== try-umber ==
==> flow/design.v <==
module aluDesign#(parameter W = 8, N = 4) (clk,rst,CE,MODE,CIN,INP_VALID,CMD,OPA,OPB, ERR,OV,COUT,G,L,E, RES);
    input clk,rst,CE,MODE,CIN;
    input [1:0] INP_VALID;
    input [N-1:0] CMD;
    input [W-1:0] OPA,OPB;
    output reg ERR,OV,COUT,G,L,E;
        output reg [2*W-1:0] RES;
        reg [2*W-1:0] res_comb;
    parameter INV_INP = 2'b00, OPA_VALID = 2'b01, OPB_VALID = 2'b10, OPA_AND_OPB_VALID = 2'b11;
    parameter SHIFT_W = $clog2(W);
    reg [W-1:0] opa_r,opb_r;
    reg [N-1:0] cmd_r;
    reg [1:0] valid_r;
    reg mode_r,cin_r;
    reg cout_comb,ov_comb,g_comb,l_comb,e_comb,err_comb;
    always@(posedge clk,posedge rst) begin
        if(rst) begin
            opa_r <= 0;
            opb_r <= 0;
            cmd_r <= 0;
            valid_r <= 0;
            cin_r <= 0;
            mode_r <= 0;
        end
        else if(CE) begin
            opa_r <= OPA;
            opb_r <= OPB;
            cmd_r <= CMD;
            valid_r <= INP_VALID;
            cin_r <= CIN;
            mode_r <= MODE;
       end
    end
    always@(*) begin
        if(CE) begin
            res_comb = 0;
            err_comb = 0;
            cout_comb = 0;
            ov_comb = 0;
            g_comb = 0;
            l_comb = 0;
            e_comb = 0;
            if(mode_r == 1) begin
                case(valid_r)
                    INV_INP : begin
                        res_comb = 0;
                        err_comb = 1;
                    end
                    OPA_VALID : begin
                        case(cmd_r)
                            4'b0100 : begin
                                res_comb = opa_r + 1;
                                cout_comb = res_comb[W];
                            end
                           4'b0101 : begin
                               res_comb = opa_r - 1;
                               ov_comb = res_comb[W];
                            end
                            default : err_comb = 1;
                        endcase
                    end
                    OPB_VALID : begin
                        case(cmd_r)
                            4'b0110 : begin
                                res_comb = opb_r + 1;
                                cout_comb = res_comb[W];
                            end
                            4'b0111 : begin
                                res_comb = opb_r - 1;
                                ov_comb = res_comb[W];
                            end
                            default : err_comb = 1;
                        endcase
                    end
                    OPA_AND_OPB_VALID : begin
                        case(cmd_r)
                            4'b0000 : begin
                                res_comb = opa_r + opb_r;
                                cout_comb = res_comb[W];
                            end
                            4'b0001 : begin
                                res_comb = opa_r - opb_r;
                                ov_comb = res_comb[W];
                            end
                            4'b0010 : begin
                                res_comb = opa_r + opb_r + cin_r;
                                cout_comb = res_comb[W];
                            end
                            4'b0011 : begin
                                res_comb = opa_r - opb_r - cin_r;
                                ov_comb = res_comb[W];
                            end
                            4'b1000 : begin
                                g_comb  = (opa_r > opb_r) ? 1:0;
                                l_comb = (opa_r < opb_r) ? 1:0;
                                e_comb = (opa_r == opb_r) ? 1:0;
                            end
                            4'b1001 : begin
                                res_comb = (opa_r + 1) * (opb_r + 1);
                            end
                            4'b1010 : begin
                                res_comb = (opa_r<<1) * (opb_r);
                            end
                            4'b1011 : begin
                                res_comb = $signed(opa_r) + $signed(opb_r);
                                ov_comb = (($signed(opa_r) > 0) && ($signed(opb_r) > 0) && ($signed(res_comb[W-1:0])<=0) || ($signed(opa_r) < 0) && ($signed(opb_r) < 0) && ($signed(res_comb[W-1:0]) >= 0));
                                g_comb  = ($signed(opa_r) > $signed(opb_r)) ? 1:0;
                                l_comb = ($signed(opa_r) < $signed(opb_r)) ? 1:0;
                                e_comb = ($signed(opa_r) == $signed(opb_r)) ? 1:0;
                            end
                            4'b1100 : begin
                                res_comb = $signed(opa_r) - $signed(opb_r);
                                ov_comb = (($signed(opa_r) > 0) && ($signed(opb_r) < 0) && ($signed(res_comb[W-1:0]) <= 0) || ($signed(opa_r) < 0) && ($signed(opb_r) > 0) && ($signed(res_comb[W-1:0]) >= 0));
                                g_comb  = ($signed(opa_r) > $signed(opb_r)) ? 1:0;
                                l_comb = ($signed(opa_r) < $signed(opb_r)) ? 1:0;
                                e_comb = ($signed(opa_r) == $signed(opb_r)) ? 1:0;
                            end
                            default : err_comb = 1;
                        endcase
                    end
                    default : err_comb = 1;
                endcase
            end
            else begin
                case(valid_r)
                    INV_INP : begin
                        res_comb = 0;
                        err_comb = 1;
                    end
                    OPA_VALID : begin
                        case(cmd_r)
                            4'b0110 : begin
                                res_comb = ~(opa_r);
                                res_comb[2*W-1 : 8] = 0;
                            end
                            4'b1000 : begin
                                res_comb = opa_r >> 1;
                            end
                            4'b1001 : begin
                                res_comb = opa_r << 1;
                            end
                            default : err_comb = 1;
                        endcase
                    end
                    OPB_VALID : begin
                        case(cmd_r)
                            4'b0111 : begin
                                res_comb = ~(opb_r);
                                res_comb[2*W-1 : 8] = 0;
                            end
                            4'b1010 : begin
                                res_comb = opb_r >> 1;
                            end
                            4'b1011 : begin
                                res_comb = opb_r << 1;
                            end
                            default : err_comb = 1;
                        endcase
                    end
                    OPA_AND_OPB_VALID : begin
                        case(cmd_r)
                            4'b0000 : begin
                                res_comb = opa_r & opb_r;
                            end
                            4'b0001 : begin
                                res_comb = ~(opa_r & opb_r);
                                res_comb[2*W-1 : 8] = 0;
                            end
                            4'b0010 : begin
                                res_comb = opa_r | opb_r;
                            end
                            4'b0011 : begin
                                res_comb = ~(opa_r | opb_r);
                                res_comb[2*W-1 : 8] = 0;
                            end
                            4'b0100 : begin
                                res_comb = opa_r ^ opb_r;
                            end
                            4'b0101 : begin
                                res_comb = ~(opa_r ^ opb_r);
                                res_comb[2*W-1 : 8] = 0;
                            end
                            4'b1100 : begin
                                if( |(opb_r[(W-1) : (SHIFT_W+1)])) begin
                                    err_comb = 1;
                                    res_comb = 0;
                                end
                                else
                                    res_comb = (opa_r << (opb_r[SHIFT_W-1:0])) | opa_r >> (W - (opb_r[SHIFT_W-1:0]));
                                    res_comb[2*W-1 : 8] = 0;
                            end
                            4'b1101 : begin
                                if( |(opb_r[(W-1) : (SHIFT_W+1)])) begin
                                    res_comb = 0;
                                    err_comb = 1;
                                end
                                else
                                    res_comb = (opa_r >> opb_r[SHIFT_W-1:0]) | opa_r << (W - opb_r[SHIFT_W-1:0]);
                                    res_comb[2*W-1 : 8] = 0;
                            end
                            default : err_comb = 1;
                        endcase
                    end
                    default : err_comb = 1;
                endcase
            end
        end
        else begin
           res_comb = 0;
           err_comb = 0;
           cout_comb = 0;
           ov_comb = 0;
           g_comb = 0;
           l_comb = 0;
           e_comb = 0;
        end
    end
    always@(posedge clk, posedge rst) begin
        if(rst) begin
            RES <= 0;
            COUT <= 0;
            OV <= 0;
            G <= 0;
            L <= 0;
            E <= 0;
            ERR  <= 0;
        end
        else if(CE) begin
            RES <= res_comb;
                COUT <= cout_comb;
                OV <= ov_comb;
                G <= g_comb;
                L <= l_comb;
                E <= e_comb;
                ERR  <= err_comb;
        end
    end
endmodule
Settings: LEC_CHECK=0, ABC_AREA=1, CAP_MARGIN=15, CORE_MARGIN=5, CORE_UTILIZATION=50, GPL_ROUTABILITY_DRIVEN=0, GPL_TIMING_DRIVEN=0, HOLD_SLACK_MARGIN=0.21, MAX_ROUTING_LAYER=met4, MIN_ROUTING_LAYER=met2, PLACE_DENSITY=0.51, SETUP_SLACK_MARGIN=0.37, SLEW_MARGIN=35; clock period 9.11 ns.
run.sh (not shown) runs the stock make flow with config.mk's settings and CLKGATE_MAP_FILE=.
try-umber got as far as 5_1_grt, where a tool error ended the run.
Here is what was changed in the inputs of try-yarrow compared with try-umber.
- a deleted ABC_AREA that had been 1
- a change of CORE_UTILIZATION from 50 to 42
- a deleted GPL_TIMING_DRIVEN that had been 0
- a deleted GPL_ROUTABILITY_DRIVEN that had been 0
- a deleted PLACE_DENSITY that had been 0.51
- a deleted MIN_ROUTING_LAYER that had been met2
- a deleted HOLD_SLACK_MARGIN that had been 0.21
- a change of CAP_MARGIN from 15 to 20
- a deleted SETUP_SLACK_MARGIN that had been 0.37
- a change of SLEW_MARGIN from 35 to 20
- a deleted MAX_ROUTING_LAYER that had been met4
- a change of CORE_MARGIN from 5 to 2
- a change of the clock period (ns, I/O delays scaled along) from 9.11 to 5.75
Findings:
- try-yarrow ran to completion and came out clean on the timing, design-rule and antenna checks.
- [compare] base=try-umber new=try-yarrow: chip width moved up, area fraction in mux cells moved up, synthesized-area fraction occupied by xor and xnor cells moved up.
- Compared with try-umber, in try-yarrow synthesized area higher, placement-stage worst setup slack now smaller, chip area now sits higher.
## Diff of input files: try-fjord against try-yarrow
- a change of CORE_UTILIZATION from 42 to 64
- a change of the clock period (ns, I/O delays scaled along) from 5.75 to 8.11
Results
Compared with try-yarrow, in try-fjord count of non-CTS buffers in the layout down 47, clock-buffer cell count has increased, vertical die size now sits lower, worst setup slack rose 1.57 ns, share of the final layout cell area in multi-input gates now larger. [compare] base=try-yarrow new=try-fjord: number of vias per cell after detailed routing shows an increase of 0.64, routed wire length moved down.
### try-fjord -> try-pepper
- SETUP_SLACK_MARGIN: unset -> 1.19
- CORE_UTILIZATION: 64 -> 59
- the clock period (ns, I/O delays scaled along): 8.11 -> 4.42
### Flow results
Final checks on try-pepper, whose flow otherwise completed, came back failing, citing negative setup slack.
Global-route usage ends up higher on try-pepper.
try-pepper vs try-fjord on worst setup slack: try-pepper is the lower one.
[compare] base=try-fjord new=try-pepper: final-layout non-clock buffer area share rose 9.8 points; post-route fraction of the period consumed by the critical path rose 41 points; areal power density over the cells rose about 110%; post-route total power rose about 160%.
The final reports for try-pepper and try-fjord show depth of the critical timing path with buffers and inverters included higher in the former.
> inputs changed (try-pepper -> try-garnet)
- CORE_UTILIZATION changed from 59 to 63
- SETUP_SLACK_MARGIN removed (was 1.19)
- HOLD_SLACK_MARGIN newly set to -0.1
- the clock period (ns, I/O delays scaled along) changed from 4.42 to 5.0
Notes after the runs:
In try-garnet the implementation completed, yet the final layout does not meet the checks, the culprit being negative setup slack. Looking at first element of the critical path, the opb_r[1] result is from try-garnet; the opb_r[4] one comes from try-pepper. Design area: try-garnet vs try-pepper down 7.4%. Summary of try-garnet over try-pepper: power share of the clock group went up by 0.7 points, fraction of power consumed by combinational cells now smaller, setup slack has increased, global-route usage saw an increase, internal power component went down. Setup skew after layout: try-garnet better than try-pepper.
Power and IR drop assume default switching activity.
